==> design/flow/design.v <==
`timescale 1ns / 1ns
module hexDecoder(input [3:0]binIn, output [6:0]HEX);
	wire [0:3]c = binIn;
	assign HEX[0] = ((~c[0] & ~c[1] & ~c[2] & c[3]) | (~c[0] & c[1] & ~c[2] & ~c[3]) | (c[0] & ~c[1] & c[2] & c[3]) | (c[0] & c[1] & ~c[2] & c[3]));
	assign HEX[1] = ((~c[0] & c[1] & ~c[2] & c[3]) | (~c[0] & c[1] & c[2] & ~c[3]) | (c[0] & ~c[1] & c[2] & c[3]) | (c[0] & c[1] & ~c[2] & ~c[3])| (c[0] & c[1] & c[2] & ~c[3]) | (c[0] & c[1] & c[2] & c[3]));
	assign HEX[2] = ((~c[0] & ~c[1] & c[2] & ~c[3]) | (c[0] & c[1] & ~c[2] & ~c[3]) | (c[0] & c[1] & c[2] & ~c[3]) | (c[0] & c[1] & c[2] & c[3]));
	assign HEX[3] = ((~c[0] & ~c[1] & ~c[2] & c[3]) | (~c[0] & c[1] & ~c[2] & ~c[3]) | (~c[0] & c[1] & c[2] & c[3]) | (c[0] & ~c[1] & ~c[2] & c[3])| (c[0] & ~c[1] & c[2] & ~c[3]) | (c[0] & c[1] & c[2] & c[3]));
	assign HEX[4] = ((~c[0] & ~c[1] & ~c[2] & c[3]) | (~c[0] & ~c[1] & c[2] & c[3]) | (~c[0] & c[1] & ~c[2] & ~c[3]) | (~c[0] & c[1] & ~c[2] & c[3])| (~c[0] & c[1] & c[2] & c[3]) | (c[0] & ~c[1] & ~c[2] & c[3]));
	assign HEX[5] = ((~c[0] & ~c[1] & ~c[2] & c[3]) | (~c[0] & ~c[1] & c[2] & ~c[3]) | (~c[0] & ~c[1] & c[2] & c[3]) | (~c[0] & c[1] & c[2] & c[3])| (c[0] & c[1] & ~c[2] & c[3]));
	assign HEX[6] = ((~c[0] & ~c[1] & ~c[2] & ~c[3]) | (~c[0] & ~c[1] & ~c[2] & c[3]) | (~c[0] & c[1] & c[2] & c[3]) | (c[0] & c[1] & ~c[2] & ~c[3]));
endmodule
module binaryToBCD(
    binaryIn,
	Millions,
	HundredThousands,
	TenThousands,
	Thousands,
	Hundreds,
	Tens,
	Ones
    );
    input [39:0] binaryIn;
    output reg[3:0] Ones;
	output reg[3:0] Tens;
	output reg[3:0] Hundreds;
	output reg[3:0] Thousands;
	output reg[3:0] TenThousands;
	output reg[3:0] HundredThousands;
	output reg[3:0] Millions;
    integer i;   
     always @(binaryIn)
        begin
			Millions= 4'd0;
			HundredThousands= 4'd0;
			TenThousands= 4'd0;
			Thousands= 4'd0;
			Hundreds= 4'd0;
			Tens= 4'd0;
			Ones= 4'd0;
            for (i = 21; i >=0; i = i-1)  
            begin
				if(Millions>=5)
					Millions = Millions +3;
				if(HundredThousands>=5)
					HundredThousands = HundredThousands +3;
				if(TenThousands>=5)
					TenThousands = TenThousands +3;
				if(Thousands>=5)
					Thousands = Thousands +3;
				if(Hundreds>=5)
					Hundreds = Hundreds +3;
				if(Tens>=5)
					Tens = Tens +3;
				if(Ones>=5)
					Ones = Ones +3;
				Millions = Millions<<1;
				Millions[0] = HundredThousands[3];
				HundredThousands = HundredThousands<<1;
				HundredThousands[0] = TenThousands[3];
				TenThousands = TenThousands<<1;
				TenThousands[0] = Thousands[3];
				Thousands = Thousands<<1;
				Thousands[0] = Hundreds[3];
				Hundreds = Hundreds<<1;
				Hundreds[0] = Tens[3];
				Tens = Tens<<1;
				Tens[0] = Ones[3];
				Ones = Ones<<1;
				Ones[0] = binaryIn[i];
            end
        end     
endmodule
`timescale 1ns / 1ns
module prevData(clock, reset, received_data_en, received_data, prev_data);
	input clock, reset, received_data_en;
	input [7:0]received_data;
	output reg [7:0] prev_data;
	reg [7:0] current_data;
	always@(posedge clock)begin
		if(reset)begin
			prev_data <= 0;
			current_data <= 0;
		end
		else if(received_data_en)begin
			prev_data <= current_data;
			current_data <= received_data;
		end
		else
			prev_data <= 0;
	end
endmodule
`timescale 1ns / 1ns
module logicController(clock, reset, received_data, received_data_en, click, buy, one, two, three, four, five, six, seven, eight, selection, upgradeClick);
	input clock, reset, received_data_en;
	input [7:0]received_data;
	output reg click, buy, one, two, three, four, five, six, seven, eight, selection, upgradeClick;
	localparam IDLE = 0, CLICK = 1, BUY = 2, ONE = 3, TWO = 4, THREE = 5, FOUR = 6, FIVE = 7, SIX = 8, SEVEN = 9, EIGHT = 10, UPGRADECLICK = 11;
	reg [4:0] currentState;
	reg [4:0] nextState;
	always@(*)begin
		case(currentState)
			IDLE:	begin
						if(received_data_en)begin
							if(received_data == 'h29)
								nextState = CLICK;
							else if(received_data == 'h5A)
								nextState = BUY;
							else if(received_data == 'h16)
								nextState = ONE;
							else if(received_data == 'h1E)
								nextState = TWO;
							else if(received_data == 'h26)
								nextState = THREE;
							else if(received_data == 'h25)
								nextState = FOUR;
							else if(received_data == 'h2E)
								nextState = FIVE;
							else if(received_data == 'h36)
								nextState = SIX;
							else if(received_data == 'h3D)
								nextState = SEVEN;
							else if(received_data == 'h3E)
								nextState = EIGHT;
							else if(received_data == 'h21)
								nextState = UPGRADECLICK;
							else
								nextState = IDLE;
						end
						else
							nextState = IDLE;
					end		
			CLICK: nextState = IDLE;
			BUY: nextState = IDLE;
			ONE: nextState = IDLE;
			TWO: nextState = IDLE;
			THREE: nextState = IDLE;
			FOUR: nextState = IDLE;
			FIVE: nextState = IDLE;
			SIX: nextState = IDLE;
			SEVEN: nextState = IDLE;
			EIGHT: nextState = IDLE;
			UPGRADECLICK: nextState = IDLE;
			default: nextState = IDLE;
		endcase
	end
	always@(*)begin
		click = 0;
		buy = 0; 
		one = 0; 
		two = 0; 
		three = 0; 
		four = 0; 
		five = 0; 
		six = 0; 
		seven = 0; 
		eight = 0;
		selection = 0;
		upgradeClick = 0;
		case(currentState)
			CLICK: click = 1;
			BUY: buy = 1;
			ONE:	begin
						one = 1;
						selection = 1;
					end
			TWO:	begin
						two = 1;
						selection = 1;
					end
			THREE:begin
						three = 1;
						selection = 1;
					end
			FOUR:	begin
						four = 1;
						selection = 1;
					end
			FIVE: begin
						five = 1;
						selection = 1;
					end
			SIX:	begin
						six = 1;
						selection = 1;
					end
			SEVEN:begin 
						seven = 1;
						selection = 1;
					end
			EIGHT:begin 
						eight = 1;
						selection = 1;
					end
			UPGRADECLICK: upgradeClick = 1;
			default: begin
				click = 0;
				buy = 0; 
				one = 0; 
				two = 0; 
				three = 0; 
				four = 0; 
				five = 0; 
				six = 0; 
				seven = 0; 
				eight = 0;
				selection = 0;
				upgradeClick = 0;
			end
		endcase
	end
	always@(posedge clock)begin
		if(reset)
			currentState <= IDLE;
		else
			currentState <= nextState;
	end
endmodule
`timescale 1ns / 1ns
module logicDatapath(clock, reset, pulse, money, prev_data, selectedAsset, click, buy, upgradeClick, one, two, three, four, five, six, seven, eight);
	input clock, reset, pulse, click, buy, upgradeClick, one, two, three, four, five, six, seven, eight;
	input[7:0] prev_data;
	output reg [39:0] money;
	localparam ONE = 0, TWO = 1, THREE = 2, FOUR = 3, FIVE = 4, SIX = 5, SEVEN = 6, EIGHT = 7, BREAK = 'hF0;
	output reg [7:0] selectedAsset;
	reg[29:0] rate; 
	reg[29:0] clickRate;
	reg[29:0] clickRateCost;
	reg[23:0] assetCost[7:0];
	reg[23:0] assetRates[7:0];
	wire enoughMoney = (money>= assetCost[selectedAsset]);
	wire enoughMoneyClick = (money >= clickRateCost);
	always@(*)begin
			assetCost[ONE] = 10;
			assetCost[TWO] = 40;
			assetCost[THREE] = 250;
			assetCost[FOUR] = 2000;
			assetCost[FIVE] = 10000;
			assetCost[SIX] = 100000;
			assetCost[SEVEN] = 1000000;
			assetCost[EIGHT] = 10000000;
			assetRates[ONE] = 1;
			assetRates[TWO] = 5;
			assetRates[THREE] = 15;
			assetRates[FOUR] = 60;
			assetRates[FIVE] = 800;
			assetRates[SIX] = 10000;
			assetRates[SEVEN] = 50000;
			assetRates[EIGHT] = 500000;
	end
	always@(posedge clock)begin
		if(reset)
			selectedAsset <= ONE;
		else if(prev_data == BREAK)
			selectedAsset <= selectedAsset;
		else if(one)
			selectedAsset <= ONE;
		else if(two)
			selectedAsset <= TWO;
		else if(three)
			selectedAsset <= THREE;
		else if(four)
			selectedAsset <= FOUR;
		else if(five)
			selectedAsset <= FIVE;
		else if(six)
			selectedAsset <= SIX;
		else if(seven)
			selectedAsset <= SEVEN;
		else if(eight)
			selectedAsset <= EIGHT;
		else 
			selectedAsset <= selectedAsset;
	end
	always@(posedge clock)begin
		if(reset)
			money <= 10;
		else if(prev_data == BREAK)
			money <= money;
		else if(click)
			money <= money + clickRate;
		else if(buy && enoughMoney)
			money <= money - assetCost[selectedAsset];
		else if(upgradeClick && enoughMoneyClick)
			money <= money - clickRateCost;
		else if(pulse)
			money <= money + rate;
		else
			money <= money;
	end
	always@(posedge clock)begin
		if(reset)
			rate <= 0;
		else if(prev_data == BREAK)
			rate <= rate;
		else if(buy && enoughMoney)
			rate <= rate + assetRates[selectedAsset];
		else
			rate <= rate;
	end
	always@(posedge clock)begin
		if(reset)begin
			clickRate <= 1;
			clickRateCost <= 10;
		end
		else if(prev_data == BREAK)begin
			clickRate <= clickRate;
			clickRateCost <= clickRateCost;
		end
		else if(upgradeClick && enoughMoneyClick)begin
			clickRate <= clickRate * 2;
			clickRateCost <= clickRateCost * 2;
		end
		else begin 
			clickRate <= clickRate;
			clickRateCost <= clickRateCost;
		end
	end
endmodule
`timescale 1ns / 1ns
module money_clicker(clk, rst, key_data, key_valid, tick, money, asset, HEX0, HEX1, HEX2, HEX3, HEX4, HEX5);
	input clk;
	input rst;
	input [7:0] key_data;
	input key_valid;
	input tick;
	output [39:0] money;
	output [7:0] asset;
	output [6:0] HEX0, HEX1, HEX2, HEX3, HEX4, HEX5;
	wire [3:0] Millions;
	wire [3:0] HundredThousands;
	wire [3:0] TenThousands;
	wire [3:0] Thousands;
	wire [3:0] Hundreds;
	wire [3:0] Tens;
	wire [3:0] Ones;
	wire click, buy, upgradeClick, one, two, three, four, five, six, seven, eight;
	wire [7:0] prev_data;
	wire selection;
	binaryToBCD convert (money[39:0], Millions[3:0], HundredThousands[3:0], TenThousands[3:0], Thousands[3:0], Hundreds[3:0], Tens[3:0], Ones[3:0]);
	hexDecoder H0(Ones[3:0], HEX0);
	hexDecoder H1(Tens[3:0], HEX1);
	hexDecoder H2(Hundreds[3:0], HEX2);
	hexDecoder H3(Thousands[3:0], HEX3);
	hexDecoder H4(TenThousands[3:0], HEX4);
	hexDecoder H5(HundredThousands[3:0], HEX5);
	prevData prev(clk, rst, key_valid, key_data, prev_data);
	logicController control(clk, rst, key_data, key_valid, click, buy, one, two, three, four, five, six, seven, eight, selection, upgradeClick);
	logicDatapath datapath(clk, rst, tick, money, prev_data, asset, click, buy, upgradeClick, one, two, three, four, five, six, seven, eight);
endmodule
==> design/flow/run.sh <==
#!/bin/bash
# the make line also repeats each setting of config.mk as NAME=value (left out here)
make -C /OpenROAD-flow-scripts/flow DESIGN_CONFIG=/design/flow/config.mk WORK_HOME=/design/flow/orfs CLKGATE_MAP_FILE= finish
==> design/flow/config.mk <==
export PLATFORM = sky130hd
export DESIGN_NAME = money_clicker
export DESIGN_NICKNAME = money_clicker
export VERILOG_FILES = /design/flow/design.v
export SDC_FILE = /design/flow/constraint.sdc
export NUM_CORES = 4
export LEC_CHECK = 0
export CAP_MARGIN = 20
export CORE_MARGIN = 2
export CORE_UTILIZATION = 16
export SLEW_MARGIN = 20
==> design/flow/constraint.sdc <==
create_clock -name core_clock -period 31.3 [get_ports {clk}]
set_input_delay 6.2600 -clock core_clock [delete_from_list [all_inputs] [get_ports {clk}]]
set_output_delay 6.2600 -clock core_clock [all_outputs]
set_load 0.01 [all_outputs]
==> CHANGELOG.md, run 1 <==
## Implementation

- Outcome: no timing/DRC/antenna violations
- Req. time, crit path: 25040 ps
- Per-cell routed wire length: 13.16 um
- Fin crit period: 27200 ps
- Die area: 0.1567 sq mm
- Hold Path Sink: datapath.clickRateCost[29]
- Gpl congestion: 0.8372
- Die span in y: 395.9 um
- Total of max-cap violations: 0
- Count leader, synth: nand2_1
- Crit end category: primary output
- Fin nets: 3748
- Post-synth EDFFs: 0
- Top cell area share: 12.22%
- Fillcell total: 17207
- Fp_density: 16.14%
- Hold-fix buffers, CTS: 0
- R2R cell count: 35
- Vias in the first global route: 24161
- FFs w/ async S/R, synth: 0%
- Core Util, Final: 18.52%
- Worst path max stage delay: 670 ps
- Setup TNS: 0 ps
- Syn-to-layout area delta: 14.72%
- DRT Wirelength: 73630 um
- CP Buf/Inv Count: 12
- Largest delay contributor family on the critical path: AND-OR/OR-AND gates
- Synth Instances: 3572
- OpenROAD warning count: 30
- Row count: 143
- First-pass GRT wire length: 120500 um
- Basic Gates by Area: 25.69%
- YS chip area: 0.02457 sq mm
- Top area cell types: dfxtp_1 12%, ha_1 9.1%, a21oi_1 6.4%
- Grt total ovfl: 0
- Io pins: 102
- # DRC: 0
- Final setup viols: 0
- Arrival time at the worst endpoint: 20940 ps
- Met2 routed WL: 34920 um
- First DRT Iteration DRCs: 1766
- Crit Reg-Reg Startpoint: datapath.money[2]
- Unique cell types: 140
- Antenna violations before repair: 1
- Commonest cells post-synth: 373 x nand2_1, 355 x nor2_1, 313 x a21oi_1
- Post-CTS Setup Inserts: 0
- H-tree depth: 4
- Vias: 25959
- Worst Hold Path Cells: 2
- Final Hold Vio Count: 0
- Metal3 WL: 2867 um
- Syn Std Cell Area: 0.02457 sq mm
- Most common reg cell: dfxtp_1
- Max Fclk: 36.76 MHz
- Top Metal Used: met4
- Avg Cell Area, Syn: 6.879 sq um
- R2R Setup Slk: 22580 ps
- Mux frac, synth: 3.615%
- Crit-path most repeated cell: ha_1
- # Cells Yosys: 3572
- Crit-path max FO: 15
- Crit. path cell count: 87
- Hpwl dp: 56070 um
- Late-Pin Clk Latency: 440 ps
- Antenna Violating Nets Remaining: 0
- Clock sinks: 150
- Max-slew violation count: 0
- Crit path capture: HEX5[2]
- Worst Skew: 12.79 ps
- PortBufs: 96
- Cts bufs inserted: 17
- Clock tree buffer depth: 2
- RSZ-0062 raised after global routing: false
- Critical path origin: datapath.money[19]
- Crit share post-route: 86.91%
- Crit Path Class: reg2out
- Pin count of the biggest net entering global routing: 74
- Die X: 395.9 um
- GR Util All Layers: 8.884%
- Worst setup SP type: register
- Vias per Instance: 4.638
- Root Driver: clkbuf_16
- Hold Startpoint: datapath.clickRateCost[29]
- Number of detailed-routing iterations run before antenna repair: 6
- Tightest Pin Transition: 1040 ps
- CTS resizes: 0
- Slowest-stage cell, CP: dfxtp_1
- Aoi share: 37.20%
- Main logic family after synthesis: AND-OR/OR-AND gates
- Met1 WL: 34530 um
- Synth warn: 6
- Worst rel slew slack: 30.68%
- CTS tree: yes
- RR Endpoint: datapath.clickRate[21]
- Register share after synthesis: 12.22%
- Min-Delay Path Class: reg2reg
- Adder Share, Synth: 9.567%
- Core box area: 0.1523 sq mm
- Flops & latches, synth: 150
- Xor-xnor portion of the synthesized cell area: 4.954%
- Reg clk slew, reported paths: 70 ps
- Post-synth top area cell: dfxtp_1
## final cells by class
type / count / area [sq um] / area share, %
Tap cell: 2030 / 2540 / 9.009
Clock inverter: 15 / 181.4 / 0.6435
Sequential cell: 150 / 3003 / 10.65
Inverter: 247 / 927.1 / 3.289
Timing Repair Buffer: 122 / 1154 / 4.092
Clock buffer: 17 / 425.4 / 1.509
Antenna cell: 1 / 2.502 / 0.008876
Multi-Input combinational cell: 3015 / 19960 / 70.80
## layer usage
layer / vias to the layer above / track usage (%)
met5: - / 0
met4: 0 / 2.180
met3: 84 / 1.085
met2: 518 / 15.48
met1: 12155 / 11.53
li1: 13202 / -
## through the flow
stage               instance area [sq um]  std cells  setup slack (ps)  hold slack [ps]
floorplan                           24590       3576              7818            429.1
global placement                    27570       5563              4964            441.0
detailed placement                  27570       5563              4574            443.4
CTS                                 28170       5595              4072            460.9
global route                        28190       5597              1814            474.6
finish                              28190       5597              4098            456.0
==> run 2: changes to the inputs <==
Settings changed: ABC_AREA from default to 1, CORE_UTILIZATION 16 to 67, CTS_CLUSTER_DIAMETER from default to 355, CTS_CLUSTER_SIZE from default to 96, PLACE_DENSITY from default to 0.42.
Clock period 31.3 ns to 15.2 ns, I/O delays scaled along.
==> run 2 against run 1 <==
The run now fails in 5_1_grt. Die size decreased by 79%. Synthesized cell count is 5.0% lower. Synthesized area fell by 15%.
==> CHANGELOG.md, run 2 <==
### Changed

- FFs w/ async S/R, synth: 0%
- Top area cell types: dfxtp_1 14%, nand2_1 14%, ha_1 11%
- Post-synth top area cell: dfxtp_1
- Synth warn: 6
- Gpl congestion: 0.9612
- Aoi share: 19.45%
- Adder Share, Synth: 11.16%
- Main logic family after synthesis: simple AND/OR/NAND/NOR gates
- Hpwl dp: 44760 um
- Hold-fix buffers, CTS: 0
- Mux frac, synth: 0%
- Avg Cell Area, Syn: 6.130 sq um
- Grt total ovfl: 80
- Failing step: 5_1_grt
- Fp_density: 67.98%
- Cts bufs inserted: 17
- Top cell area share: 14.44%
- Root Driver: clkbuf_16
- H-tree depth: 4
- Flops & latches, synth: 150
- Basic Gates by Area: 39.77%
- Outcome: stopped before the end
- Post-synth EDFFs: 0
- # Cells Yosys: 3392
- Die X: 180.2 um
- YS chip area: 0.02079 sq mm
- Commonest cells post-synth: 763 x nand2_1, 402 x inv_1, 279 x a21oi_1
- First error: [ERROR GRT-0232] Routing congestion too high. Check the congestion heatmap in the GUI.
- Clock tree buffer depth: 2
- Count leader, synth: nand2_1
- PortBufs: 96
- Most common reg cell: dfxtp_1
- Clock sinks: 150
- Io pins: 102
- Core box area: 0.03059 sq mm
- Register share after synthesis: 14.44%
- Synth Instances: 3392
- Row count: 64
- Die area: 0.03246 sq mm
- Unique cell types: 64
- Xor-xnor portion of the synthesized cell area: 5.277%
- Die span in y: 180.2 um
- Syn Std Cell Area: 0.02079 sq mm
- GR Util All Layers: 80.97%
==> run 2: timing repair <==
item	in CTS
resized	312
endpoints found under the setup margin	35
pin swaps	113
setup buffers	78
==> run 2: routing by layer <==
metal	global-route usage, %	overflow
met1	81.42	3
met2	93.25	42
met3	71.40	2
met4	74.87	33
met5	54.52	0
==> run 2: through the flow <==
| step | instances | instance area, sq um | hold WS [ps] | setup WS [ps] |
|---|---|---|---|---|
| 2_1_floorplan | 3396 | 20840 | 404.7 | 25.45 |
| 3_3_place_gp | 4037 | 23680 | 409.1 | -144.5 |
| 4_1_cts | 4147 | 25510 | 424.0 | 16.25 |
| 3_5_place_dp | 4037 | 23680 | 414.0 | -1195 |
==> run 3: changes to the inputs <==
Settings changed: ABC_AREA 1 to default, CORE_UTILIZATION 67 to 72, CTS_CLUSTER_DIAMETER 355 to default, CTS_CLUSTER_SIZE 96 to 42, PLACE_DENSITY 0.42 to default, PLACE_DENSITY_LB_ADDON from default to 0.25, SETUP_SLACK_MARGIN from default to -1.27, SLEW_MARGIN 20 to 40.
Clock period 15.2 ns to 18.8 ns, I/O delays scaled along.
==> run 3 against run 2 <==
The run again fails in 5_1_grt. Synthesized cell count up 5.3%. Die size up 9.7%. Synthesized area up 18%.
==> CHANGELOG.md, run 3 <==
### Changed

- Row count: 67
- Most common reg cell: dfxtp_1
- Failing step: 5_1_grt
- Hold-fix buffers, CTS: 0
- Root Driver: clkbuf_16
- YS chip area: 0.02457 sq mm
- Count leader, synth: nand2_1
- Commonest cells post-synth: 373 x nand2_1, 355 x nor2_1, 313 x a21oi_1
- Clock sinks: 150
- Post-synth top area cell: dfxtp_1
- Fp_density: 73.28%
- Cts bufs inserted: 17
- Unique cell types: 140
- Register share after synthesis: 12.22%
- Avg Cell Area, Syn: 6.879 sq um
- Outcome: stopped before the end
- GR Util All Layers: 87.28%
- Clock tree buffer depth: 2
- Flops & latches, synth: 150
- H-tree depth: 4
- Main logic family after synthesis: AND-OR/OR-AND gates
- Top cell area share: 12.22%
- Synth Instances: 3572
- Adder Share, Synth: 9.567%
- Basic Gates by Area: 25.69%
- FFs w/ async S/R, synth: 0%
- Syn Std Cell Area: 0.02457 sq mm
- Post-DP Area: 0.02906 sq mm
- Io pins: 102
- Hpwl dp: 59770 um
- Top area cell types: dfxtp_1 12%, ha_1 9.1%, a21oi_1 6.4%
- Xor-xnor portion of the synthesized cell area: 4.954%
- Die X: 188.7 um
- Synth warn: 6
- Gpl congestion: 1.020
- # Cells Yosys: 3572
- First error: [ERROR GRT-0232] Routing congestion too high. Check the congestion heatmap in the GUI.
- Die span in y: 188.7 um
- Post-synth EDFFs: 0
- Core box area: 0.03353 sq mm
- Mux frac, synth: 3.615%
- PortBufs: 96
- Die area: 0.03562 sq mm
- Grt total ovfl: 477
- Aoi share: 37.20%
-- run 3: per-stage QoR --
stage	worst slack [ps]	std cells	setup TNS, ps
after floorplan	-1267	3576	-32990
after CTS	-1263	4488	-40840
after global placement	-281.1	4432	-3829
after detailed placement	-1496	4434	-39060
-- run 3: routing by layer --
metal | GRT overflow | global-route usage (%)
met5 | 3 | 55.36
met4 | 136 | 89.06
met3 | 40 | 79.08
met1 | 54 | 83.82
met2 | 244 | 100.2
-- run 3: timing repair --
action | CTS
endpoints found under the setup margin | 33
pin swaps | 27
gates resized | 63
gates cloned | 1
buffers inserted | 24
==> run 4: changes to the inputs <==
Settings changed: CAP_MARGIN 20 to 25, CORE_ASPECT_RATIO from default to 1.63, CORE_UTILIZATION 72 to 70, CTS_CLUSTER_SIZE 42 to 78, GPL_ROUTABILITY_DRIVEN from default to 1, MAX_ROUTING_LAYER from default to met4, MIN_ROUTING_LAYER from default to met1, PLACE_DENSITY_LB_ADDON 0.25 to 0.03, SETUP_SLACK_MARGIN -1.27 to 1.11, SLEW_MARGIN 40 to 20.
Clock period 18.8 ns to 18.4 ns, I/O delays scaled along.
==> run 4 against run 3 <==
The flow again stops in 5_1_grt. Synthesized cell count unchanged. Die size up 2.9%. Synthesized area unchanged.
==> CHANGELOG.md, run 4 <==
### Changed

- Outcome: stopped before the end
- Failing step: 5_1_grt
- First error: [ERROR GRT-0116] Global routing finished with congestion. Check the congestion regions in the DRC Viewer.
- Adder Share, Synth: 9.567%
- FFs w/ async S/R, synth: 0%
- PortBufs: 96
- Mux frac, synth: 3.615%
- Synth warn: 6
- Die area: 0.03667 sq mm
- Fp_density: 70.99%
- DP Cell Count: 4372
- Basic Gates by Area: 25.69%
- Die span in y: 243.2 um
- Post-synth top area cell: dfxtp_1
- Io pins: 102
- Syn Std Cell Area: 0.02457 sq mm
- Unique cell types: 140
- Clock sinks: 150
- Post-synth EDFFs: 0
- H-tree depth: 4
- # Cells Yosys: 3572
- Top cell area share: 12.22%
- Most common reg cell: dfxtp_1
- Die X: 150.8 um
- Root Driver: clkbuf_16
- Main logic family after synthesis: AND-OR/OR-AND gates
- Xor-xnor portion of the synthesized cell area: 4.954%
- Gpl congestion: 1.031
- Register share after synthesis: 12.22%
- Core box area: 0.03462 sq mm
- Flops & latches, synth: 150
- Avg Cell Area, Syn: 6.879 sq um
- Synth Instances: 3572
- Top area cell types: dfxtp_1 12%, ha_1 9.1%, a21oi_1 6.4%
- Commonest cells post-synth: 373 x nand2_1, 355 x nor2_1, 313 x a21oi_1
- Hpwl dp: 60780 um
- Row count: 87
- Aoi share: 37.20%
- GR Util All Layers: 75.76%
- Clock tree buffer depth: 2
- YS chip area: 0.02457 sq mm
- Hold-fix buffers, CTS: 0
- Cts bufs inserted: 17
- Count leader, synth: nand2_1
- Grt total ovfl: 67
## run 4: routing by layer
metal | global-route usage (%) | overflow
met1 | 72.76 | 6
met2 | 91.64 | 31
met3 | 61.52 | 2
met4 | 71.08 | 28
met5 | - | -
## run 4: repair_timing
action	CTS
setup buffers	152
resized	304
pin swaps	129
cloned	2
endpoints found under the setup margin	41
## run 4: per-stage QoR
step	utilization, %	area (sq um)	setup TNS (ps)	setup slack, ps
CTS	92.78	32120	-5424	-472.0
floorplan	-	25700	-9484	-636.8
detailed placement	85.42	29570	-22410	-1076
global placement	85.42	29570	-3426	-276.7
==> run 5: changes to the inputs <==
Settings changed: CELL_PAD_IN_SITES_GLOBAL_PLACEMENT from default to 3, CORE_ASPECT_RATIO 1.63 to 1.71, CORE_MARGIN 2 to 8, CORE_UTILIZATION 70 to 64, CTS_CLUSTER_SIZE 78 to 24, GPL_ROUTABILITY_DRIVEN 1 to default, MAX_ROUTING_LAYER met4 to met5, MIN_ROUTING_LAYER met1 to default, PLACE_DENSITY from default to 0.87, PLACE_DENSITY_LB_ADDON 0.03 to default, SETUP_SLACK_MARGIN 1.11 to default, TNS_END_PERCENT from default to 100.
Clock period 18.4 ns to 22.9 ns, I/O delays scaled along.
==> run 5 against run 4 <==
The run fails in 3_1_place_gp_skip_io. Synthesized area unchanged. Die size increased by 23%. Synthesized cell count unchanged.
==> CHANGELOG.md, run 5 <==
### Changed

- Core box area: 0.03822 sq mm
- Aoi share: 37.20%
- Failing step: 3_1_place_gp_skip_io
- Post-synth top area cell: dfxtp_1
- Count leader, synth: nand2_1
- Syn Std Cell Area: 0.02457 sq mm
- Register share after synthesis: 12.22%
- Outcome: stopped before the end
- Basic Gates by Area: 25.69%
- Commonest cells post-synth: 373 x nand2_1, 355 x nor2_1, 313 x a21oi_1
- Top area cell types: dfxtp_1 12%, ha_1 9.1%, a21oi_1 6.4%
- Die area: 0.04515 sq mm
- Unique cell types: 140
- # Cells Yosys: 3572
- Most common reg cell: dfxtp_1
- Die span in y: 272.2 um
- Xor-xnor portion of the synthesized cell area: 4.954%
- First error: [ERROR GPL-0301] Utilization 148.973 % exceeds 100%.
- Main logic family after synthesis: AND-OR/OR-AND gates
- Synth warn: 6
- Synth Instances: 3572
- Row count: 94
- Fp_density: 64.29%
- Die X: 165.8 um
- Adder Share, Synth: 9.567%
- FFs w/ async S/R, synth: 0%
- Post-synth EDFFs: 0
- YS chip area: 0.02457 sq mm
- Avg Cell Area, Syn: 6.879 sq um
- Flops & latches, synth: 150
- Top cell area share: 12.22%
- Mux frac, synth: 3.615%
==> run 6: changes to the inputs <==
Settings changed: CAP_MARGIN 25 to 20, CELL_PAD_IN_SITES_GLOBAL_PLACEMENT 3 to default, CORE_ASPECT_RATIO 1.71 to default, CORE_MARGIN 8 to 2, CORE_UTILIZATION 64 to 72, CTS_CLUSTER_SIZE 24 to 98, MAX_ROUTING_LAYER met5 to default, PLACE_DENSITY 0.87 to default, TNS_END_PERCENT 100 to default.
Clock period 22.9 ns to 19.0 ns, I/O delays scaled along.
==> run 6 against run 5 <==
The flow stops in 5_1_grt. Synthesized cell count unchanged. Die size down 21%. Synthesized area unchanged.
==> CHANGELOG.md, run 6 <==
### Changed

- Fp_density: 73.28%
- Die X: 188.7 um
- Die area: 0.03562 sq mm
- GR Util All Layers: 81.95%
- Failing step: 5_1_grt
- H-tree depth: 4
- YS chip area: 0.02457 sq mm
- Basic Gates by Area: 25.69%
- Count leader, synth: nand2_1
- Post-DP Area: 0.02733 sq mm
- Clock sinks: 150
- Xor-xnor portion of the synthesized cell area: 4.954%
- Top cell area share: 12.22%
- Unique cell types: 140
- Outcome: stopped before the end
- Adder Share, Synth: 9.567%
- Avg Cell Area, Syn: 6.879 sq um
- Mux frac, synth: 3.615%
- Register share after synthesis: 12.22%
- Gpl congestion: 0.9980
- Most common reg cell: dfxtp_1
- Die span in y: 188.7 um
- Main logic family after synthesis: AND-OR/OR-AND gates
- Cts bufs inserted: 17
- Commonest cells post-synth: 373 x nand2_1, 355 x nor2_1, 313 x a21oi_1
- Flops & latches, synth: 150
- Clock tree buffer depth: 2
- First error: [ERROR GRT-0232] Routing congestion too high. Check the congestion heatmap in the GUI.
- PortBufs: 96
- Synth Instances: 3572
- Syn Std Cell Area: 0.02457 sq mm
- Aoi share: 37.20%
- Row count: 67
- Synth warn: 6
- Io pins: 102
- Grt total ovfl: 236
- Top area cell types: dfxtp_1 12%, ha_1 9.1%, a21oi_1 6.4%
- Core box area: 0.03353 sq mm
- Post-synth EDFFs: 0
- FFs w/ async S/R, synth: 0%
- Hpwl dp: 53480 um
- Root Driver: clkbuf_16
- # Cells Yosys: 3572
- DP Cell Count: 4128
- Post-synth top area cell: dfxtp_1
==> run 6: routing by layer <==
layer / GRT usage, % / overflow
met4: 75.63 / 73
met5: 50.55 / 0
met3: 70.05 / 18
met2: 95.49 / 118
met1: 83.32 / 27
==> run 6: repair_timing <==
action | in CTS
setup buffers | 66
gates cloned | 4
pin swaps | 59
hold buffers | 0
resized | 140
setup endpoints to repair | 35
==> run 6: through the flow <==
stage	setup WS [ps]	hold WS, ps	util [%]
CTS	-20.66	461.4	86.09
floorplan	-190.0	429.1	-
global placement	-85.28	439.9	81.50
detailed placement	-783.9	447.4	81.50
==> run 7: changes to the inputs <==
Settings changed: CAP_MARGIN 20 to 25, CORE_ASPECT_RATIO from default to 1.63, CORE_UTILIZATION 72 to 54, CTS_CLUSTER_SIZE 98 to 78, GPL_ROUTABILITY_DRIVEN from default to 1, MAX_ROUTING_LAYER from default to met5, MIN_ROUTING_LAYER from default to met1, PLACE_DENSITY_LB_ADDON from default to 0.03, SETUP_SLACK_MARGIN from default to 1.11.
Clock period 19.0 ns to 18.6 ns, I/O delays scaled along.
==> run 7 against run 6 <==
Now fails the layout checks on setup timing. Synthesized cell count did not move. Die size rose by 33%. Synthesized area did not move.
==> CHANGELOG.md, run 7 <==
## Implementation

- Crit end category: primary output
- Synth Instances: 3572
- Antenna Violating Nets Remaining: 0
- Die span in y: 276.4 um
- Vias in the first global route: 30529
- OpenROAD warning count: 33
- Worst setup SP type: register
- Metal3 WL: 5729 um
- GR Util All Layers: 35.24%
- R2R cell count: 37
- Most common reg cell: dfxtp_1
- Synth warn: 6
- Crit Path Class: reg2out
- Main logic family after synthesis: AND-OR/OR-AND gates
- R2R Setup Slk: 9220 ps
- Commonest cells post-synth: 373 x nand2_1, 355 x nor2_1, 313 x a21oi_1
- Top cell area share: 12.22%
- Core box area: 0.04484 sq mm
- Post-DP Area: 0.02947 sq mm
- Basic Gates by Area: 25.69%
- Syn-to-layout area delta: 37.03%
- Total of max-cap violations: 0
- Max-slew violation count: 0
- Worst Skew: 13.79 ps
- Die X: 171.1 um
- Crit. path cell count: 86
- Aoi share: 37.20%
- Fail Reasons: setup timing
- Largest delay contributor family on the critical path: AND-OR/OR-AND gates
- Fp_density: 54.80%
- Die area: 0.04728 sq mm
- Worst rel slew slack: 33.24%
- RR Endpoint: datapath.money[34]
- Design area: 0.03367 sq mm
- Late-Pin Clk Latency: 450 ps
- CTS tree: yes
- Cts bufs inserted: 17
- Crit path capture: HEX4[5]
- Worst Hold Path Cells: 2
- First DRT Iteration DRCs: 2279
- Fin worst setup slack: -1601 ps
- Syn Std Cell Area: 0.02457 sq mm
- Core Util, Final: 75.09%
- Grt total ovfl: 0
- CP Buf/Inv Count: 13
- Fin crit period: 20200 ps
- Critical path origin: datapath.money[19]
- Tightest Pin Transition: 1000 ps
- Mux frac, synth: 3.615%
- PortBufs: 96
- Antenna violations before repair: 3
- Row count: 99
- Hpwl dp: 61220 um
- Register share after synthesis: 12.22%
- Clock tree buffer depth: 2
- Adder Share, Synth: 9.567%
- # Cells Yosys: 3572
- Avg Cell Area, Syn: 6.879 sq um
- DRT Wirelength: 93530 um
- Post-synth top area cell: dfxtp_1
- Dpl ws: -863.6 ps
- Crit-path max FO: 6
- Clock sinks: 150
- Req. time, crit path: 14880 ps
- Gpl congestion: 0.9369
- FFs w/ async S/R, synth: 0%
- Hold Startpoint: datapath.clickRateCost[29]
- Io pins: 102
- Number of detailed-routing iterations run before antenna repair: 16
- Vias: 30939
- Per-cell routed wire length: 19.67 um
- Max Fclk: 49.50 MHz
- Hold slack: 463.5 ps
- Top Metal Used: met5
- Crit Reg-Reg Startpoint: datapath.money[2]
- Flops & latches, synth: 150
- First-pass GRT wire length: 140600 um
- Arrival time at the worst endpoint: 16480 ps
- Met2 routed WL: 48740 um
- Pin count of the biggest net entering global routing: 76
- Hold Path Sink: datapath.clickRateCost[29]
- H-tree depth: 4
- Outcome: failed layout checks
- Hold-fix buffers, CTS: 0
- Worst path max stage delay: 700 ps
- Reg clk slew, reported paths: 70 ps
- Slowest-stage cell, CP: o31ai_2
- Min-Delay Path Class: reg2reg
- Fin nets: 4330
- Final setup viols: 31
- Post-synth EDFFs: 0
- Xor-xnor portion of the synthesized cell area: 4.954%
- YS chip area: 0.02457 sq mm
- Crit share post-route: 108.6%
- Vias per Instance: 6.507
- Count leader, synth: nand2_1
- Final Hold Vio Count: 0
- RSZ-0062 raised after global routing: true
- Unique cell types: 140
- # DRC: 0
- Root Driver: clkbuf_16
- Met1 WL: 32230 um
- Top area cell types: dfxtp_1 12%, ha_1 9.1%, a21oi_1 6.4%
- Crit-path most repeated cell: ha_4
==> run 7: through the flow <==
step / TNS [ps] / instances
detailed placement: -19640 / 4492
CTS: -1234 / 4677
floorplan: -6238 / 3576
finish: -24080 / 4755
global placement: -3243 / 4492
global route: -49520 / 4754
==> run 7: metal layers <==
layer  track usage, %  vias up
li1                 -    14377
met1            33.95    14592
met2            69.08     1382
met3            3.879      578
met4            22.14       10
met5                0        -
==> run 7: cell type report <==
type / instances / area [sq um]
fillers: 3441 / 11170
well taps: 606 / 758.2
flip-flops and latches: 150 / 3008
inverters: 247 / 957.2
repair buffers: 703 / 5725
diodes: 1 / 2.502
clock inverters: 14 / 150.1
multi-input cells: 3016 / 22630
clock buffers: 18 / 439.2
==> run 7: repair_timing <==
| item | in CTS | in global routing |
|---|---|---|
| resized | 405 | 163 |
| endpoints found under the setup margin | 40 | 42 |
| gates cloned | 3 | 0 |
| setup buffers | 150 | 76 |
| pin swaps | 130 | 119 |
| endpoints found under the hold margin | 0 | 0 |
==> run 8: changes to the inputs <==
Settings changed: ABC_AREA from default to 1, CAP_MARGIN 25 to 0, CORE_ASPECT_RATIO 1.63 to default, CORE_UTILIZATION 54 to 72, CTS_CLUSTER_DIAMETER from default to 209, CTS_CLUSTER_SIZE 78 to default, GPL_ROUTABILITY_DRIVEN 1 to default, MAX_ROUTING_LAYER met5 to default, MIN_ROUTING_LAYER met1 to default, PLACE_DENSITY_LB_ADDON 0.03 to default, SETUP_SLACK_MARGIN 1.11 to -1.45.
Clock period 18.6 ns to 15.1 ns, I/O delays scaled along.
==> run 8 against run 7 <==
The flow now stops in 5_1_grt. Synthesized cell count fell by 5.0%. Die size fell by 36%. Synthesized area fell by 15%.
==> CHANGELOG.md, run 8 <==
### Changed

- Outcome: stopped before the end
- Failing step: 5_1_grt
- Main logic family after synthesis: simple AND/OR/NAND/NOR gates
- FFs w/ async S/R, synth: 0%
- Core box area: 0.02855 sq mm
- Flops & latches, synth: 150
- Hpwl dp: 47030 um
- DP Cell Count: 4122
- Top cell area share: 14.44%
- H-tree depth: 4
- Adder Share, Synth: 11.16%
- Synth Instances: 3392
- Basic Gates by Area: 39.77%
- Most common reg cell: dfxtp_1
- Clock tree buffer depth: 2
- Register share after synthesis: 14.44%
- Post-synth EDFFs: 0
- Root Driver: clkbuf_16
- Die span in y: 173.9 um
- Row count: 62
- Unique cell types: 64
- Syn Std Cell Area: 0.02079 sq mm
- YS chip area: 0.02079 sq mm
- Top area cell types: dfxtp_1 14%, nand2_1 14%, ha_1 11%
- Aoi share: 19.45%
- Fp_density: 72.84%
- PortBufs: 96
- Dpl ws: -1787 ps
- Count leader, synth: nand2_1
- Commonest cells post-synth: 763 x nand2_1, 402 x inv_1, 279 x a21oi_1
- Cts bufs inserted: 17
- Clock sinks: 150
- Post-synth top area cell: dfxtp_1
- Gpl congestion: 0.9608
- Avg Cell Area, Syn: 6.130 sq um
- Io pins: 102
- Xor-xnor portion of the synthesized cell area: 5.277%
- Die X: 173.9 um
- Synth warn: 6
- Die area: 0.03026 sq mm
- Mux frac, synth: 0%
- # Cells Yosys: 3392
- Hold-fix buffers, CTS: 0
run 8: per-stage QoR:
stage / area [sq um] / TNS, ps / hold slack (ps)
4_1_cts: 25100 / -47170 / 433.4
3_5_place_dp: 24360 / -48680 / 422.2
2_1_floorplan: 20810 / -7233 / 404.7
3_3_place_gp: 24360 / -9601 / 413.0
run 8: what timing repair did:
| item | 4_1_cts |
|---|---|
| cloned | 1 |
| gates resized | 49 |
| pin swaps | 6 |
| buffers inserted | 6 |
| endpoints found under the setup margin | 35 |
==> run 9: changes to the inputs <==
Settings changed: CAP_MARGIN 0 to 25, CORE_ASPECT_RATIO from default to 0.51, CORE_UTILIZATION 72 to 69, CTS_CLUSTER_DIAMETER 209 to 222, CTS_CLUSTER_SIZE from default to 78, GPL_ROUTABILITY_DRIVEN from default to 1, MAX_ROUTING_LAYER from default to met5, MIN_ROUTING_LAYER from default to met1, PLACE_DENSITY_LB_ADDON from default to 0.03, SETUP_SLACK_MARGIN -1.45 to 1.11.
Clock period 15.1 ns to 14.9 ns, I/O delays scaled along.
==> run 9 against run 8 <==
The run again fails in 5_1_grt. Synthesized cell count stayed put. Synthesized area stayed put. Die size is 4.5% higher.
==> CHANGELOG.md, run 9 <==
### Changed

- Die span in y: 128.0 um
- Post-DP Area: 0.02311 sq mm
- Commonest cells post-synth: 763 x nand2_1, 402 x inv_1, 279 x a21oi_1
- Outcome: stopped before the end
- Root Driver: clkbuf_16
- Grt total ovfl: 484
- Clock sinks: 150
- Core box area: 0.02967 sq mm
- Post-synth EDFFs: 0
- Aoi share: 19.45%
- Xor-xnor portion of the synthesized cell area: 5.277%
- Syn Std Cell Area: 0.02079 sq mm
- PortBufs: 96
- Row count: 45
- Flops & latches, synth: 150
- Io pins: 102
- FFs w/ async S/R, synth: 0%
- Register share after synthesis: 14.44%
- Basic Gates by Area: 39.77%
- Hold-fix buffers, CTS: 0
- DP Cell Count: 3860
- Top cell area share: 14.44%
- Count leader, synth: nand2_1
- Clock tree buffer depth: 2
- Synth warn: 6
- Hpwl dp: 50700 um
- Die X: 247.1 um
- Die area: 0.03162 sq mm
- # Cells Yosys: 3392
- Post-synth top area cell: dfxtp_1
- Failing step: 5_1_grt
- First error: [ERROR GRT-0116] Global routing finished with congestion. Check the congestion regions in the DRC Viewer.
- Cts bufs inserted: 17
- Adder Share, Synth: 11.16%
- Top area cell types: dfxtp_1 14%, nand2_1 14%, ha_1 11%
- GR Util All Layers: 81.56%
- Avg Cell Area, Syn: 6.130 sq um
- YS chip area: 0.02079 sq mm
- Unique cell types: 64
- Main logic family after synthesis: simple AND/OR/NAND/NOR gates
- H-tree depth: 4
- Gpl congestion: 0.9955
- Fp_density: 70.08%
- Dpl ws: -1033 ps
- Mux frac, synth: 0%
- Most common reg cell: dfxtp_1
- Synth Instances: 3392
run 9: what timing repair did:
action	CTS
resized	555
endpoints found under the setup margin	42
setup buffers	198
pin swaps	268
run 9: per-layer routing:
layer	track usage, %	GRT overflow
met2	96.47	286
met1	83.37	17
met4	77.36	157
met3	68.81	24
met5	32.20	0
run 9: metrics by stage:
stage / TNS, ps / hold slack [ps]
after CTS: -584.1 / 426.9
after detailed placement: -30880 / 417.3
after global placement: -372.7 / 409.8
after floorplan: 0 / 404.7
==> run 10: changes to the inputs <==
Settings changed: ABC_AREA 1 to default, CAP_MARGIN 25 to 35, CELL_PAD_IN_SITES_DETAIL_PLACEMENT from default to 1, CELL_PAD_IN_SITES_GLOBAL_PLACEMENT from default to 1, CORE_ASPECT_RATIO 0.51 to default, CORE_UTILIZATION 69 to 40, CTS_CLUSTER_DIAMETER 222 to 30, CTS_CLUSTER_SIZE 78 to default, GPL_ROUTABILITY_DRIVEN 1 to default, MAX_ROUTING_LAYER met5 to default, MIN_ROUTING_LAYER met1 to default, PLACE_DENSITY_LB_ADDON 0.03 to default, SETUP_SLACK_MARGIN 1.11 to default, SLEW_MARGIN 20 to 15.
Clock period 14.9 ns to 26.8 ns, I/O delays scaled along.
==> run 10 against run 9 <==
Now clean on timing, DRC and antenna. Synthesized cell count up 5.3%. Synthesized area is 18% higher. Die size is 100% higher.
==> CHANGELOG.md, run 10 <==
## Implementation

- Outcome: no timing/DRC/antenna violations
- Crit-path max FO: 15
- Crit. path cell count: 88
- Commonest cells post-synth: 373 x nand2_1, 355 x nor2_1, 313 x a21oi_1
- Xor-xnor portion of the synthesized cell area: 4.954%
- Req. time, crit path: 21440 ps
- Crit Path Class: reg2out
- Slowest-stage cell, CP: or4_1
- RR Endpoint: datapath.money[34]
- CTS tree: yes
- Arrival time at the worst endpoint: 20070 ps
- R2R cell count: 37
- Avg Cell Area, Syn: 6.879 sq um
- Final setup viols: 0
- Unique cell types: 140
- # Cells Yosys: 3572
- Max Fclk: 39.33 MHz
- Worst rel slew slack: 36.14%
- Post-synth top area cell: dfxtp_1
- Crit end category: primary output
- CP Buf/Inv Count: 10
- Crit-path most repeated cell: ha_1
- Number of detailed-routing iterations run before antenna repair: 5
- Worst Skew: 14.44 ps
- First-pass GRT wire length: 139500 um
- Pin count of the biggest net entering global routing: 74
- Register share after synthesis: 12.22%
- Worst Hold Path Cells: 2
- Aoi share: 37.20%
- Vias per Instance: 6.127
- Reg clk slew, reported paths: 70 ps
- Top cell area share: 12.22%
- PortBufs: 96
- Most common reg cell: dfxtp_1
- YS chip area: 0.02457 sq mm
- Grt total ovfl: 0
- Total of max-cap violations: 0
- Worst setup SP type: register
- Fillcell total: 7743
- Root Driver: clkbuf_16
- Basic Gates by Area: 25.69%
- Io pins: 102
- Synth Instances: 3572
- Antenna violations before repair: 0
- First DRT Iteration DRCs: 1264
- Setup TNS: 0 ps
- Clock sinks: 150
- H-tree depth: 4
- Per-cell routed wire length: 19.20 um
- Min-Delay Path Class: reg2reg
- Fin nets: 3764
- FFs w/ async S/R, synth: 0%
- Worst path max stage delay: 580 ps
- Crit Reg-Reg Startpoint: datapath.money[2]
- Hpwl dp: 63480 um
- Fin crit period: 25430 ps
- Flops & latches, synth: 150
- Die area: 0.06343 sq mm
- Die X: 251.9 um
- Max-slew violation count: 0
- Main logic family after synthesis: AND-OR/OR-AND gates
- Antenna Violating Nets Remaining: 0
- Vias in the first global route: 27634
- Die span in y: 251.9 um
- ANT cells: 0
- Syn Std Cell Area: 0.02457 sq mm
- R2R Setup Slk: 17830 ps
- Core box area: 0.06058 sq mm
- Adder Share, Synth: 9.567%
- Fp_density: 40.56%
- Largest delay contributor family on the critical path: AND-OR/OR-AND gates
- GR Util All Layers: 25.88%
- Cts bufs inserted: 17
- Hold Startpoint: datapath.clickRateCost[5]
- RSZ-0062 raised after global routing: true
- Crit path capture: HEX5[4]
- Syn-to-layout area delta: 9.394%
- Crit share post-route: 94.88%
- Count leader, synth: nand2_1
- Clock tree buffer depth: 2
- Critical path origin: datapath.money[19]
- Top area cell types: dfxtp_1 12%, ha_1 9.1%, a21oi_1 6.4%
- Core Util, Final: 44.37%
- Vias: 26739
- Gpl congestion: 0.8680
- OpenROAD warning count: 33
- Mux frac, synth: 3.615%
- Hold Path Sink: datapath.clickRateCost[6]
- Final Hold Vio Count: 0
- Late-Pin Clk Latency: 460 ps
- Post-synth EDFFs: 0
- DRT Wirelength: 83770 um
- Row count: 90
- # DRC: 0
- Synth warn: 6
- Tightest Pin Transition: 945.9 ps
## run 10: what timing repair did
action,CTS,global route
hold buffers,0,0
pin swaps,0,5
setup buffers,0,6
endpoints found under the setup margin,7,35
resized,2,34
## run 10: layout make-up
| type | count | area, sq um | share of cell area, % |
|---|---|---|---|
| Tap cell | 782 | 978.4 | 3.640 |
| Timing Repair Buffer | 138 | 1269 | 4.720 |
| Inverter | 247 | 927.1 | 3.449 |
| Clock inverter | 15 | 135.1 | 0.5027 |
| Sequential cell | 150 | 3008 | 11.19 |
| Multi-Input combinational cell | 3015 | 20140 | 74.92 |
| Clock buffer | 17 | 425.4 | 1.583 |
## run 10: metal layers
layer | GRT usage, % | wire (um) | share of wire [%] | up-vias
met5 | 0 | 0 | 0 | -
met4 | 5.664 | 1344 | 1.6 | 0
met3 | 1.929 | 1653 | 2.0 | 94
met2 | 47.82 | 41960 | 50 | 343
met1 | 32.64 | 38820 | 46 | 13081
li1 | - | - | - | 13221
## run 10: through the flow
step	instances	hold WS, ps	setup WS, ps	cell area (sq um)
global placement	4318	440.6	1504	26030
floorplan	3576	429.1	4218	24590
detailed placement	4323	450.1	421.8	26060
CTS	4355	467.9	96.80	26630
global route	4364	489.1	-110.1	26880
finish	4364	464.4	1373	26880
==> run 11: changes to the inputs <==
Settings changed: CAP_MARGIN 35 to 25, CELL_PAD_IN_SITES_DETAIL_PLACEMENT 1 to default, CELL_PAD_IN_SITES_GLOBAL_PLACEMENT 1 to default, CORE_ASPECT_RATIO from default to 1.63, CORE_UTILIZATION 40 to 50, CTS_CLUSTER_DIAMETER 30 to default, CTS_CLUSTER_SIZE from default to 78, GPL_ROUTABILITY_DRIVEN from default to 1, MAX_ROUTING_LAYER from default to met5, MIN_ROUTING_LAYER from default to met1, PLACE_DENSITY_LB_ADDON from default to 0.03, SETUP_SLACK_MARGIN from default to 1.11, SLEW_MARGIN 15 to 20.
Clock period 26.8 ns to 17.8 ns, I/O delays scaled along.
==> run 11 against run 10 <==
Now fails the layout checks on setup timing. Die size decreased by 20%. Clock skew decreased by 2.1 ps. Synthesized cell count unchanged. First-iteration DRC count increased by 53%. Non-clock buffer count increased by 788. Design area increased by 31%. Core utilization increased by 28 points. Critical path type unchanged.
==> CHANGELOG.md, run 11 <==
## Implementation

- Outcome: failed layout checks
- Fail Reasons: setup timing
- Antenna Violating Nets Remaining: 0
- Top area cell types: dfxtp_1 12%, ha_1 9.1%, a21oi_1 6.4%
- Avg Cell Area, Syn: 6.879 sq um
- Total of max-cap violations: 0
- # DRC: 0
- Met2 Use GR: 66.60%
- Main logic family after synthesis: AND-OR/OR-AND gates
- Syn-to-layout area delta: 43.54%
- M1 GR Usage: 32.44%
- Worst rel slew slack: 33.65%
- ANT cells: 0
- Fin nets: 4553
- PortBufs: 96
- Setup TNS: -27770 ps
- Register share after synthesis: 12.22%
- Tightest Pin Transition: 994.0 ps
- Hold-fix buffers, CTS: 0
- Vias in the first global route: 31103
- Xor-xnor portion of the synthesized cell area: 4.954%
- Vias: 30750
- Slowest-stage cell, CP: or4_4
- Largest delay contributor family on the critical path: AND-OR/OR-AND gates
- Adder Share, Synth: 9.567%
- Worst setup SP type: register
- Grt total ovfl: 0
- Unique cell types: 140
- Synth Instances: 3572
- Fp_density: 50.71%
- Fin crit period: 18960 ps
- Synth warn: 6
- Min-Delay Path Class: reg2reg
- Die area: 0.05099 sq mm
- Critical path origin: datapath.money[20]
- GR Util All Layers: 33.11%
- Crit path capture: HEX4[2]
- Aoi share: 37.20%
- Arrival time at the worst endpoint: 15400 ps
- Syn Std Cell Area: 0.02457 sq mm
- R2R Setup Slk: 8410 ps
- Row count: 103
- First-pass GRT wire length: 142800 um
- Reg clk slew, reported paths: 60 ps
- CP Buf/Inv Count: 16
- Worst Skew: 12.31 ps
- Basic Gates by Area: 25.69%
- Crit Path Class: reg2out
- RSZ-0062 raised after global routing: true
- Crit share post-route: 106.5%
- Crit-path most repeated cell: ha_4
- Number of detailed-routing iterations run before antenna repair: 6
- Max-slew violation count: 0
- Pin count of the biggest net entering global routing: 73
- Mux frac, synth: 3.615%
- Per-cell routed wire length: 17.95 um
- Die X: 177.6 um
- Die span in y: 287.0 um
- Crit end category: primary output
- OpenROAD warning count: 33
- Fin cells: 5001
- Hold Startpoint: prev.current_data[4]
- First DRT Iteration DRCs: 1935
- Count leader, synth: nand2_1
- Req. time, crit path: 14240 ps
- Clock sinks: 150
- Crit Reg-Reg Startpoint: datapath.money[2]
- Worst Hold Path Cells: 1
- DRT Wirelength: 89790 um
- Post-synth top area cell: dfxtp_1
- GR Layer Usage met3: 2.778%
- Vias per Instance: 6.149
- # Cells Yosys: 3572
- GRT busiest layer: met2
- Hpwl dp: 64240 um
- Post-synth EDFFs: 0
- YS chip area: 0.02457 sq mm
- Gpl congestion: 0.9903
- Max Fclk: 52.75 MHz
- Core box area: 0.04846 sq mm
- Late-Pin Clk Latency: 450 ps
- Fin worst setup slack: -1156 ps
- Flops & latches, synth: 150
- CTS tree: yes
- R2R cell count: 35
- Hold Path Sink: prev.prev_data[4]
- DP Cell Count: 4765
- Most common reg cell: dfxtp_1
- Crit. path cell count: 92
- Root Driver: clkbuf_16
- H-tree depth: 4
- FFs w/ async S/R, synth: 0%
- Commonest cells post-synth: 373 x nand2_1, 355 x nor2_1, 313 x a21oi_1
- Antenna violations before repair: 0
- RR Endpoint: datapath.money[11]
- Crit-path max FO: 6
- Clock tree buffer depth: 2
- Cts bufs inserted: 17
- Top cell area share: 12.22%
- Final setup viols: 35
- Worst path max stage delay: 420 ps
- Io pins: 102
- Final Hold Vio Count: 0
run 11: routing by layer:
| layer | vias up | share of wire (%) |
|---|---|---|
| li1 | 14802 | - |
| met1 | 14667 | 37 |
| met2 | 939 | 55 |
| met3 | 342 | 3.1 |
| met4 | 0 | 5.2 |
| met5 | - | 0 |
run 11: cell type report:
type	count	area, sq um
sequential	150	3008
multi-input combinational	3016	22550
tap	630	788.3
fill	3871	13180
timing repair buffer	926	7311
inverter	247	948.4
clock inverter	13	216.5
clock buffer	19	452.9
run 11: through the flow:
stage	hold slack (ps)	util (%)	cell area [sq um]	setup slack (ps)
final	462.6	72.79	35270	-1156
after global routing	485.4	72.79	35270	-1943
after CTS	469.6	69.85	33850	-759.1
after detailed placement	453.3	64.77	31390	-1295
after global placement	441.8	64.77	31390	-777.6
after floorplan	429.1	-	25700	-1117
run 11: repair_timing:
item                                    CTS  global route
resized                                 327           199
gates cloned                              2             0
endpoints found under the setup margin   42            42
setup buffers                           133            68
pin swaps                               139           138
==> run 12: changes to the inputs <==
Settings changed: CORE_UTILIZATION 50 to 63, CTS_CLUSTER_DIAMETER from default to 26.
Clock period 17.8 ns to 19.1 ns, I/O delays scaled along.
==> run 12 against run 11 <==
The run now fails in 5_1_grt. Die size fell by 20%. Synthesized area unchanged. Synthesized cell count did not move.
==> CHANGELOG.md, run 12 <==
### Changed

- Basic Gates by Area: 25.69%
- Die X: 158.7 um
- Post-DP Area: 0.02761 sq mm
- Mux frac, synth: 3.615%
- First error: [ERROR GRT-0232] Routing congestion too high. Check the congestion heatmap in the GUI.
- YS chip area: 0.02457 sq mm
- Hpwl dp: 57510 um
- GR Util All Layers: 63.06%
- Row count: 92
- FFs w/ async S/R, synth: 0%
- Outcome: stopped before the end
- Root Driver: clkbuf_16
- Synth Instances: 3572
- Syn Std Cell Area: 0.02457 sq mm
- Register share after synthesis: 12.22%
- Commonest cells post-synth: 373 x nand2_1, 355 x nor2_1, 313 x a21oi_1
- Main logic family after synthesis: AND-OR/OR-AND gates
- Core box area: 0.03856 sq mm
- Post-synth EDFFs: 0
- Post-synth top area cell: dfxtp_1
- Die area: 0.04065 sq mm
- Failing step: 5_1_grt
- Fp_density: 63.72%
- Aoi share: 37.20%
- Top cell area share: 12.22%
- Clock sinks: 150
- Most common reg cell: dfxtp_1
- PortBufs: 96
- Die span in y: 256.2 um
- Avg Cell Area, Syn: 6.879 sq um
- Cts bufs inserted: 17
- Flops & latches, synth: 150
- H-tree depth: 4
- Unique cell types: 140
- # Cells Yosys: 3572
- Hold-fix buffers, CTS: 0
- Grt total ovfl: 22
- DP Cell Count: 4179
- Adder Share, Synth: 9.567%
- Top area cell types: dfxtp_1 12%, ha_1 9.1%, a21oi_1 6.4%
- Count leader, synth: nand2_1
- Clock tree buffer depth: 2
- Synth warn: 6
- Gpl congestion: 0.9403
- Xor-xnor portion of the synthesized cell area: 4.954%
- Io pins: 102
-- run 12: repair_timing --
action	in CTS
buffers inserted	132
gates resized	251
pin swaps	103
gates cloned	2
endpoints found under the setup margin	35
-- run 12: layer usage --
| layer | overflow | track usage, % |
|---|---|---|
| met1 | 3 | 62.34 |
| met2 | 8 | 83.38 |
| met3 | 5 | 46.14 |
| met4 | 5 | 52.15 |
| met5 | 1 | 39.85 |
-- run 12: metrics by stage --
step | TNS, ps | worst slack, ps
after CTS | 0 | 19.89
after detailed placement | -21270 | -979.5
after floorplan | -461.0 | -76.83
after global placement | -1637 | -187.0
==> run 13: changes to the inputs <==
Settings changed: CORE_UTILIZATION 63 to 71, CTS_CLUSTER_DIAMETER 26 to 28, CTS_CLUSTER_SIZE 78 to 45, PLACE_DENSITY_LB_ADDON 0.03 to default.
Clock period 19.1 ns to 18.9 ns, I/O delays scaled along.
==> run 13 against run 12 <==
The run again fails in 5_1_grt. Die size down 11%. Synthesized area unchanged. Synthesized cell count unchanged.
==> CHANGELOG.md, run 13 <==
### Changed

- Die X: 149.7 um
- Aoi share: 37.20%
- Unique cell types: 140
- Commonest cells post-synth: 373 x nand2_1, 355 x nor2_1, 313 x a21oi_1
- Hpwl dp: 56670 um
- Top area cell types: dfxtp_1 12%, ha_1 9.1%, a21oi_1 6.4%
- Gpl congestion: 1.005
- First error: [ERROR GRT-0116] Global routing finished with congestion. Check the congestion regions in the DRC Viewer.
- Post-synth EDFFs: 0
- Clock tree buffer depth: 2
- Outcome: stopped before the end
- Root Driver: clkbuf_16
- Count leader, synth: nand2_1
- GR Util All Layers: 68.14%
- Dpl ws: -916.8 ps
- Basic Gates by Area: 25.69%
- Adder Share, Synth: 9.567%
- # Cells Yosys: 3572
- Flops & latches, synth: 150
- Post-synth top area cell: dfxtp_1
- Cts bufs inserted: 17
- Most common reg cell: dfxtp_1
- YS chip area: 0.02457 sq mm
- Clock sinks: 150
- Core box area: 0.03440 sq mm
- Grt total ovfl: 4
- Failing step: 5_1_grt
- Mux frac, synth: 3.615%
- Row count: 87
- Die span in y: 241.5 um
- PortBufs: 96
- Syn Std Cell Area: 0.02457 sq mm
- Xor-xnor portion of the synthesized cell area: 4.954%
- Post-DP Area: 0.02783 sq mm
- H-tree depth: 4
- Avg Cell Area, Syn: 6.879 sq um
- Register share after synthesis: 12.22%
- Main logic family after synthesis: AND-OR/OR-AND gates
- Synth warn: 6
- FFs w/ async S/R, synth: 0%
- Die area: 0.03616 sq mm
- Io pins: 102
- Fp_density: 71.44%
- Synth Instances: 3572
- Top cell area share: 12.22%
- Hold-fix buffers, CTS: 0
run 13: timing repair:
item / 4_1_cts
cloned: 4
buffers inserted: 161
pin swaps: 140
gates resized: 310
endpoints found under the setup margin: 35
run 13: through the flow:
step | cells | util [%] | hold WS, ps | TNS, ps
floorplan | 3576 | - | 429.1 | -2584
detailed placement | 4139 | 80.91 | 447.7 | -20900
CTS | 4336 | 89.00 | 464.5 | 0
global placement | 4139 | 80.91 | 441.9 | -1563
run 13: layer usage:
layer / overflow / global-route usage, %
met1: 1 / 66.81
met2: 1 / 87.94
met3: 0 / 51.38
met4: 2 / 62.85
met5: 0 / 30.14
==> run 14: changes to the inputs <==
Settings changed: CAP_MARGIN 25 to 35, CELL_PAD_IN_SITES_DETAIL_PLACEMENT from default to 1, CELL_PAD_IN_SITES_GLOBAL_PLACEMENT from default to 1, CORE_ASPECT_RATIO 1.63 to default, CORE_MARGIN 2 to 4, CORE_UTILIZATION 71 to 40, CTS_CLUSTER_DIAMETER 28 to 86, CTS_CLUSTER_SIZE 45 to default, GPL_ROUTABILITY_DRIVEN 1 to default, MAX_ROUTING_LAYER met5 to default, MIN_ROUTING_LAYER met1 to default, SETUP_SLACK_MARGIN 1.11 to default, SLEW_MARGIN 20 to 15.
Clock period 18.9 ns to 40.5 ns, I/O delays scaled along.
==> run 14 against run 13 <==
Now clean on timing, DRC and antenna. Synthesized area stayed put. Die size is 81% higher. Synthesized cell count stayed put.
==> CHANGELOG.md, run 14 <==
## Implementation

- Top cell area share: 12.22%
- Dpl ws: 11220 ps
- Crit-path max FO: 15
- Design area: 0.02668 sq mm
- Fillcell total: 7744
- DRT Wirelength: 84420 um
- Reg clk slew, reported paths: 80 ps
- Die span in y: 255.9 um
- Fp_density: 40.56%
- Fin worst setup slack: 10460 ps
- Crit Path Class: reg2out
- Per-cell routed wire length: 19.38 um
- Syn Std Cell Area: 0.02457 sq mm
- R2R cell count: 37
- CTS tree: yes
- Hpwl dp: 64190 um
- Crit Reg-Reg Startpoint: datapath.money[2]
- Final setup viols: 0
- Crit share post-route: 74.17%
- Post-DP Area: 0.02606 sq mm
- Row count: 90
- FFs w/ async S/R, synth: 0%
- Outcome: no timing/DRC/antenna violations
- Clock tree buffer depth: 2
- Hold Startpoint: prev.current_data[2]
- GR Util All Layers: 24.50%
- Worst Skew: 12.38 ps
- Largest delay contributor family on the critical path: AND-OR/OR-AND gates
- Worst Hold Path Cells: 1
- Synth Instances: 3572
- Worst path max stage delay: 690 ps
- Pin count of the biggest net entering global routing: 74
- R2R Setup Slk: 31500 ps
- Core box area: 0.06058 sq mm
- Final Hold Vio Count: 0
- Clock sinks: 150
- Unique cell types: 140
- Crit-path most repeated cell: ha_1
- Avg Cell Area, Syn: 6.879 sq um
- # DRC: 0
- Count leader, synth: nand2_1
- Setup TNS: 0 ps
- Max-slew violation count: 0
- Hold slack: 456.8 ps
- Grt total ovfl: 0
- Arrival time at the worst endpoint: 21940 ps
- Die area: 0.06546 sq mm
- Crit end category: primary output
- CP Buf/Inv Count: 12
- Number of detailed-routing iterations run before antenna repair: 5
- Gpl congestion: 0.8421
- Post-CTS Setup Inserts: 0
- Xor-xnor portion of the synthesized cell area: 4.954%
- Fin crit period: 30040 ps
- Hold Path Sink: prev.prev_data[2]
- Late-Pin Clk Latency: 450 ps
- H-tree depth: 4
- PortBufs: 96
- Aoi share: 37.20%
- # Cells Yosys: 3572
- Fin nets: 3757
- Gate Area: 0.01995 sq mm
- Die X: 255.9 um
- Antenna Violating Nets Remaining: 0
- Most common reg cell: dfxtp_1
- Critical path origin: datapath.money[19]
- Post-synth top area cell: dfxtp_1
- Root Driver: clkbuf_16
- Total of max-cap violations: 0
- Main logic family after synthesis: AND-OR/OR-AND gates
- Sequential Area: 0.003003 sq mm
- First DRT Iteration DRCs: 1570
- Register share after synthesis: 12.22%
- Worst setup SP type: register
- Vias per Instance: 6.182
- First-pass GRT wire length: 139300 um
- Max Fclk: 33.29 MHz
- Crit. path cell count: 87
- Antenna violations before repair: 0
- Post-synth EDFFs: 0
- Min-Delay Path Class: reg2reg
- Synth warn: 6
- Flops & latches, synth: 150
- Vias in the first global route: 27568
- Adder Share, Synth: 9.567%
- Crit path capture: HEX4[0]
- RR Endpoint: datapath.money[34]
- ANT cells: 0
- Commonest cells post-synth: 373 x nand2_1, 355 x nor2_1, 313 x a21oi_1
- Top area cell types: dfxtp_1 12%, ha_1 9.1%, a21oi_1 6.4%
- Cts bufs inserted: 17
- Syn-to-layout area delta: 8.574%
- Mux frac, synth: 3.615%
- Hold-fix buffers, CTS: 0
- Io pins: 102
- CTS resizes: 0
- RSZ-0062 raised after global routing: false
- Tightest Pin Transition: 877.5 ps
- YS chip area: 0.02457 sq mm
- Basic Gates by Area: 25.69%
- Worst rel slew slack: 41.27%
- Vias: 26936
- OpenROAD warning count: 32
- Req. time, crit path: 32400 ps
- Slowest-stage cell, CP: dfxtp_1
## run 14: metal layers
metal  vias up  GRT usage (%)  wire length [um]
met1     13241          30.91             38900
met2       407          45.37             42130
met4         0          5.470              1350
met5         -              0                 0
li1      13187              -                 -
met3       101          1.989              2038
## run 14: final cells by class
| class | count | area share, % |
|---|---|---|
| Multi-Input combinational cell | 3015 | 74.77 |
| Clock inverter | 15 | 0.6847 |
| Timing Repair Buffer | 131 | 4.549 |
| Tap cell | 782 | 3.667 |
| Inverter | 247 | 3.475 |
| Sequential cell | 150 | 11.25 |
| Clock buffer | 17 | 1.594 |
## run 14: per-stage QoR
stage | instances | util [%]
final | 4357 | 44.04
after global routing | 4357 | 44.04
after CTS | 4354 | 44.01
after detailed placement | 4322 | 43.01
after global placement | 4319 | 42.97
after floorplan | 3576 | -
